== job 2016 ==
// pwm_hw
module pwm_hw(
input clk,      			 
input reset,  			     
input red,                   
input green,                 
input blue,                  
output [19:0] Red_High_HW,   
output [19:0] Red_Low_HW,    
output [19:0] Green_High_HW, 
output [19:0] Green_Low_HW,  
output [19:0] Blue_High_HW,  
output [19:0] Blue_Low_HW    
             );
Settings: LEC_CHECK=0, CAP_MARGIN=20, CELL_PAD_IN_SITES_GLOBAL_PLACEMENT=1, CORE_ASPECT_RATIO=0.5, CORE_MARGIN=2, CORE_UTILIZATION=30, CTS_CLUSTER_DIAMETER=340, CTS_CLUSTER_SIZE=100, HOLD_SLACK_MARGIN=-0.05, SLEW_MARGIN=20, TNS_END_PERCENT=20; clock period 2.0 ns.
run.sh (not shown) runs the stock make flow with config.mk's settings and CLKGATE_MAP_FILE=.
Job 2016 completed end to end with timing, DRC and antenna clean.
## Diff of input files: job 1370 against job 2016
# job 2016
export LEC_CHECK = 0
export CAP_MARGIN = 20
export CELL_PAD_IN_SITES_GLOBAL_PLACEMENT = 1
export CORE_ASPECT_RATIO = 0.5
export CORE_MARGIN = 2
export CORE_UTILIZATION = 30
export CTS_CLUSTER_DIAMETER = 340
export CTS_CLUSTER_SIZE = 100
export HOLD_SLACK_MARGIN = -0.05
export SLEW_MARGIN = 20
export TNS_END_PERCENT = 20
create_clock -name core_clock -period 2.0 [get_ports {clk}]
# job 1370
export LEC_CHECK = 0
export CAP_MARGIN = 20
export CORE_MARGIN = 2
export CORE_UTILIZATION = 40
export CTS_CLUSTER_DIAMETER = 395
export CTS_CLUSTER_SIZE = 100
export PLACE_DENSITY = 0.6
export SETUP_SLACK_MARGIN = 0.35
export SLEW_MARGIN = 20
create_clock -name core_clock -period 2.0 [get_ports {clk}]
[summary]
Job 1370 vs. job 2016: global-route usage went up 3.4 points, met1 layer usage reported by global route shows an increase of 3.8 points, via count higher, clock-buffer cell count higher.
### job 1370 -> job 9837
# job 1370
export LEC_CHECK = 0
export CAP_MARGIN = 20
export CORE_MARGIN = 2
export CORE_UTILIZATION = 40
export CTS_CLUSTER_DIAMETER = 395
export CTS_CLUSTER_SIZE = 100
export PLACE_DENSITY = 0.6
export SETUP_SLACK_MARGIN = 0.35
export SLEW_MARGIN = 20
create_clock -name core_clock -period 2.0 [get_ports {clk}]
# job 9837
export LEC_CHECK = 0
export CAP_MARGIN = 20
export CORE_MARGIN = 2
export CORE_UTILIZATION = 40
export PLACE_DENSITY = 0.6
export SLEW_MARGIN = 20
create_clock -name core_clock -period 2.0 [get_ports {clk}]
==> results <==
Power: job 9837 and job 1370 compared, higher one is job 9837
Delta (job 9837 minus job 1370): cell area stayed essentially flat; area growth from synthesis to final layout fell by 0.21 points.
Input changes introduced in job 3470 (baseline for comparison: job 9837):
# job 9837
export LEC_CHECK = 0
export CAP_MARGIN = 20
export CORE_MARGIN = 2
export CORE_UTILIZATION = 40
export PLACE_DENSITY = 0.6
export SLEW_MARGIN = 20
create_clock -name core_clock -period 2.0 [get_ports {clk}]
# job 3470
export LEC_CHECK = 0
export CAP_MARGIN = 20
export CELL_PAD_IN_SITES_GLOBAL_PLACEMENT = 1
export CORE_MARGIN = 2
export CORE_UTILIZATION = 52
export CTS_CLUSTER_DIAMETER = 340
export CTS_CLUSTER_SIZE = 100
export HOLD_SLACK_MARGIN = -0.05
export SETUP_SLACK_MARGIN = 0.46
export SLEW_MARGIN = 20
export TNS_END_PERCENT = 20
create_clock -name core_clock -period 2.0 [get_ports {clk}]
Findings:
Of the two values seen for library cell contributing the largest single delay on the critical path, sky130_fd_sc_hd__clkdlybuf4s50_1 was produced by job 3470 and sky130_fd_sc_hd__or4_4 by job 9837. A type of the worst setup path of register to register is what job 9837 shows, while register to primary output belongs to job 3470. Taking job 9837 as the reference point, the hold slack of job 3470 rises by 0.13 ns. NOTE: portion of total power attributed to the clock network in job 3470 falls short of that of job 9837. Area occupied by registers grows by a few percent when moving from job 9837 to job 3470.
What job 7725 does differently from job 3470 at the input level:
# job 3470
export LEC_CHECK = 0
export CAP_MARGIN = 20
export CELL_PAD_IN_SITES_GLOBAL_PLACEMENT = 1
export CORE_MARGIN = 2
export CORE_UTILIZATION = 52
export CTS_CLUSTER_DIAMETER = 340
export CTS_CLUSTER_SIZE = 100
export HOLD_SLACK_MARGIN = -0.05
export SETUP_SLACK_MARGIN = 0.46
export SLEW_MARGIN = 20
export TNS_END_PERCENT = 20
create_clock -name core_clock -period 2.0 [get_ports {clk}]
# job 7725
export LEC_CHECK = 0
export CAP_MARGIN = 5
export CORE_ASPECT_RATIO = 0.51
export CORE_MARGIN = 9
export CORE_UTILIZATION = 38
export CTS_CLUSTER_SIZE = 22
export GPL_ROUTABILITY_DRIVEN = 0
export GPL_TIMING_DRIVEN = 0
export HOLD_SLACK_MARGIN = -0.06
export MAX_ROUTING_LAYER = met4
export MIN_ROUTING_LAYER = met2
export PLACE_DENSITY_LB_ADDON = 0.0
export SETUP_SLACK_MARGIN = 0.07
export SLEW_MARGIN = 20
export TNS_END_PERCENT = 75
create_clock -name core_clock -period 2.0 [get_ports {clk}]
Findings:
Summary of the comparison: via count of the first global-routing pass is higher in job 7725, relative to job 3470.
Compared with job 3470, job 7725 shows per-cell routed wire length that has gone up by more than 10%.
As far as chip area from the yosys synthesis statistics goes, job 3470 and job 7725 are indistinguishable; the numbers are identical.
| non-clock buffer instance count of the final layout | job 7725 vs job 3470 | about 4% lower |
The final reports for job 7725 and job 3470 show number of clock buffers in the layout higher in the former.
There was hardly any difference in clock network fraction of design power between job 7725 and job 3470.
Vias: job 7725 more than job 3470
The higher width of the die came out of job 7725.
The layout from job 7725, despite a flow that completed every stage, fails the layout checks, with the failing checks listed as DRC.
Job 7725 vs job 3470: cell count up by a few percent
For the worst ir drop on vdd, job 7725 came in 6.7% lower than job 3470 did.
Relative to job 7725, the following input files were edited for job 8263:
# job 7725
export LEC_CHECK = 0
export CAP_MARGIN = 5
export CORE_ASPECT_RATIO = 0.51
export CORE_MARGIN = 9
export CORE_UTILIZATION = 38
export CTS_CLUSTER_SIZE = 22
export GPL_ROUTABILITY_DRIVEN = 0
export GPL_TIMING_DRIVEN = 0
export HOLD_SLACK_MARGIN = -0.06
export MAX_ROUTING_LAYER = met4
export MIN_ROUTING_LAYER = met2
export PLACE_DENSITY_LB_ADDON = 0.0
export SETUP_SLACK_MARGIN = 0.07
export SLEW_MARGIN = 20
export TNS_END_PERCENT = 75
create_clock -name core_clock -period 2.0 [get_ports {clk}]
# job 8263
export LEC_CHECK = 0
export CAP_MARGIN = 5
export CORE_ASPECT_RATIO = 0.51
export CORE_MARGIN = 9
export CORE_UTILIZATION = 38
export CTS_CLUSTER_SIZE = 22
export GPL_TIMING_DRIVEN = 0
export HOLD_SLACK_MARGIN = -0.06
export MAX_ROUTING_LAYER = met4
export PLACE_DENSITY_LB_ADDON = 0.0
export SETUP_SLACK_MARGIN = 0.07
export SLEW_MARGIN = 20
export TNS_END_PERCENT = 75
create_clock -name core_clock -period 2.0 [get_ports {clk}]
==> results <==
Job 8263: no failed stages, no open violations at the end
Delta (job 8263 minus job 7725): worst setup slack picked up an extra 0.031 ns, longest individual stage delay on the worst path rose 0.09 ns.
Diff job 7725 -> job 8263: area of all placed cells without fillers essentially unchanged; part of the total power dissipated in combinational logic essentially unchanged; number of fill cells in the layout essentially unchanged.
On clock network power share, the lower figure sits with job 8263, not job 7725.
A routing layer with the top usage in global route of met2 is what job 8263 shows, while met3 belongs to job 7725.
On sequential share of layout area, job 8263 tracks job 7725 almost exactly.
Taking job 7725 as the reference, in job 8263 tightest hold margin has decreased, aggregate routed wire length has decreased, final total power has decreased, ratio of total power to cell area has decreased.

---

pwm_hw again, from the RTL that the note above started with.
==> flow/config.mk <==
export PLATFORM = sky130hd
export DESIGN_NAME = pwm_hw
export DESIGN_NICKNAME = pwm_hw
export VERILOG_FILES = /design/flow/design.v
export SDC_FILE = /design/flow/constraint.sdc
export NUM_CORES = 4
export LEC_CHECK = 0
export CAP_MARGIN = 20
export CORE_MARGIN = 2
export CORE_UTILIZATION = 72
export CTS_CLUSTER_DIAMETER = 94
export PLACE_DENSITY_LB_ADDON = 0.06
export SETUP_SLACK_MARGIN = 0.38
export SLEW_MARGIN = 20
export TNS_END_PERCENT = 5
==> flow/constraint.sdc <==
create_clock -name core_clock -period 1.32 [get_ports {clk}]
set_input_delay 0.2640 -clock core_clock [delete_from_list [all_inputs] [get_ports {clk}]]
set_output_delay 0.2640 -clock core_clock [all_outputs]
set_load 0.01 [all_outputs]
The starting point stopped in detailed placement.
Change:
- CTS_CLUSTER_DIAMETER: 94 -> unset
- PLACE_DENSITY_LB_ADDON: 0.06 -> 0.24
- SETUP_SLACK_MARGIN: 0.38 -> -0.07
- TNS_END_PERCENT: 5 -> unset
The new run stopped in clock tree synthesis, error DPL-0038; die size does not change; synthesized cell count is unchanged; synthesized area does not change.
Change:
- ABC_AREA: unset -> 1
- CTS_CLUSTER_DIAMETER: unset -> 222
- CTS_CLUSTER_SIZE: unset -> 100
- PLACE_DENSITY: unset -> 0.4
- PLACE_DENSITY_LB_ADDON: 0.24 -> unset
- SETUP_SLACK_MARGIN: -0.07 -> unset
- clock period: 1.32 -> 1.36 ns (I/O delays scaled with it)
What happened: The changed run failed in global routing. Die size came out lower by a few percent. Synthesized cell count came out higher by a quarter to a third. Area after synthesis drops by a few percent.
Change:
- ABC_AREA: 1 -> unset
- CORE_UTILIZATION: 72 -> 58
- CTS_CLUSTER_DIAMETER: 222 -> unset
- CTS_CLUSTER_SIZE: 100 -> 40
- PLACE_DENSITY: 0.4 -> unset
- clock period: 1.36 -> 0.992 ns (I/O delays scaled with it)
Outcome: This time the run ended with an error in clock tree synthesis on DPL-0038. Synthesized area rises by 2.3%. Die size rises by 26%. Synthesized cell count falls by 23%.

---

trial 17:
pwm_hw again, from the RTL that the note above started with.
==> flow/config.mk <==
export PLATFORM = sky130hd
export DESIGN_NAME = pwm_hw
export DESIGN_NICKNAME = pwm_hw
export VERILOG_FILES = /design/flow/design.v
export SDC_FILE = /design/flow/constraint.sdc
export NUM_CORES = 4
export LEC_CHECK = 0
export ABC_AREA = 0
export CAP_MARGIN = 20
export CELL_PAD_IN_SITES_DETAIL_PLACEMENT = 2
export CORE_ASPECT_RATIO = 0.57
export CORE_MARGIN = 6
export CORE_UTILIZATION = 42
export GPL_ROUTABILITY_DRIVEN = 0
export HOLD_SLACK_MARGIN = 0.27
export MAX_ROUTING_LAYER = met5
export MIN_ROUTING_LAYER = met2
export PLACE_DENSITY_LB_ADDON = 0.01
export SLEW_MARGIN = 10
export TNS_END_PERCENT = 85
==> flow/constraint.sdc <==
create_clock -name core_clock -period 1.53 [get_ports {clk}]
set_input_delay 0.3060 -clock core_clock [delete_from_list [all_inputs] [get_ports {clk}]]
set_output_delay 0.3060 -clock core_clock [all_outputs]
set_load 0.01 [all_outputs]
Trial 17 never completed; the flow aborted with a tool error in clock tree synthesis (4_1_cts).
The inputs of build 21 differ from those of trial 17 as listed below.
# trial 17
export LEC_CHECK = 0
export ABC_AREA = 0
export CAP_MARGIN = 20
export CELL_PAD_IN_SITES_DETAIL_PLACEMENT = 2
export CORE_ASPECT_RATIO = 0.57
export CORE_MARGIN = 6
export CORE_UTILIZATION = 42
export GPL_ROUTABILITY_DRIVEN = 0
export HOLD_SLACK_MARGIN = 0.27
export MAX_ROUTING_LAYER = met5
export MIN_ROUTING_LAYER = met2
export PLACE_DENSITY_LB_ADDON = 0.01
export SLEW_MARGIN = 10
export TNS_END_PERCENT = 85
create_clock -name core_clock -period 1.53 [get_ports {clk}]
# build 21
export LEC_CHECK = 0
export CAP_MARGIN = 20
export CORE_MARGIN = 2
export CORE_UTILIZATION = 33
export PLACE_DENSITY = 0.6
export SLEW_MARGIN = 20
create_clock -name core_clock -period 1.79 [get_ports {clk}]
Results
Build 21 has completed all stages; timing, DRC and antenna checks passed.
Changes observed in build 21 relative to trial 17: cell count after placement now sits higher, post-placement worst setup slack now sits higher.
Build 21 gives less starting utilization of the core area than trial 17 did.
Share of synthesized area occupied by flip-flops and latches: build 21 vs trial 17 identical
Die area, build 21 vs trial 17: up by more than 10%
Horizontal extent of the die went down by more than 10% going from trial 17 to build 21.
Number of register bits inferred by synthesis: build 21 vs trial 17 identical
Power figures rest on the tool's default switching activity, not on a simulated workload.
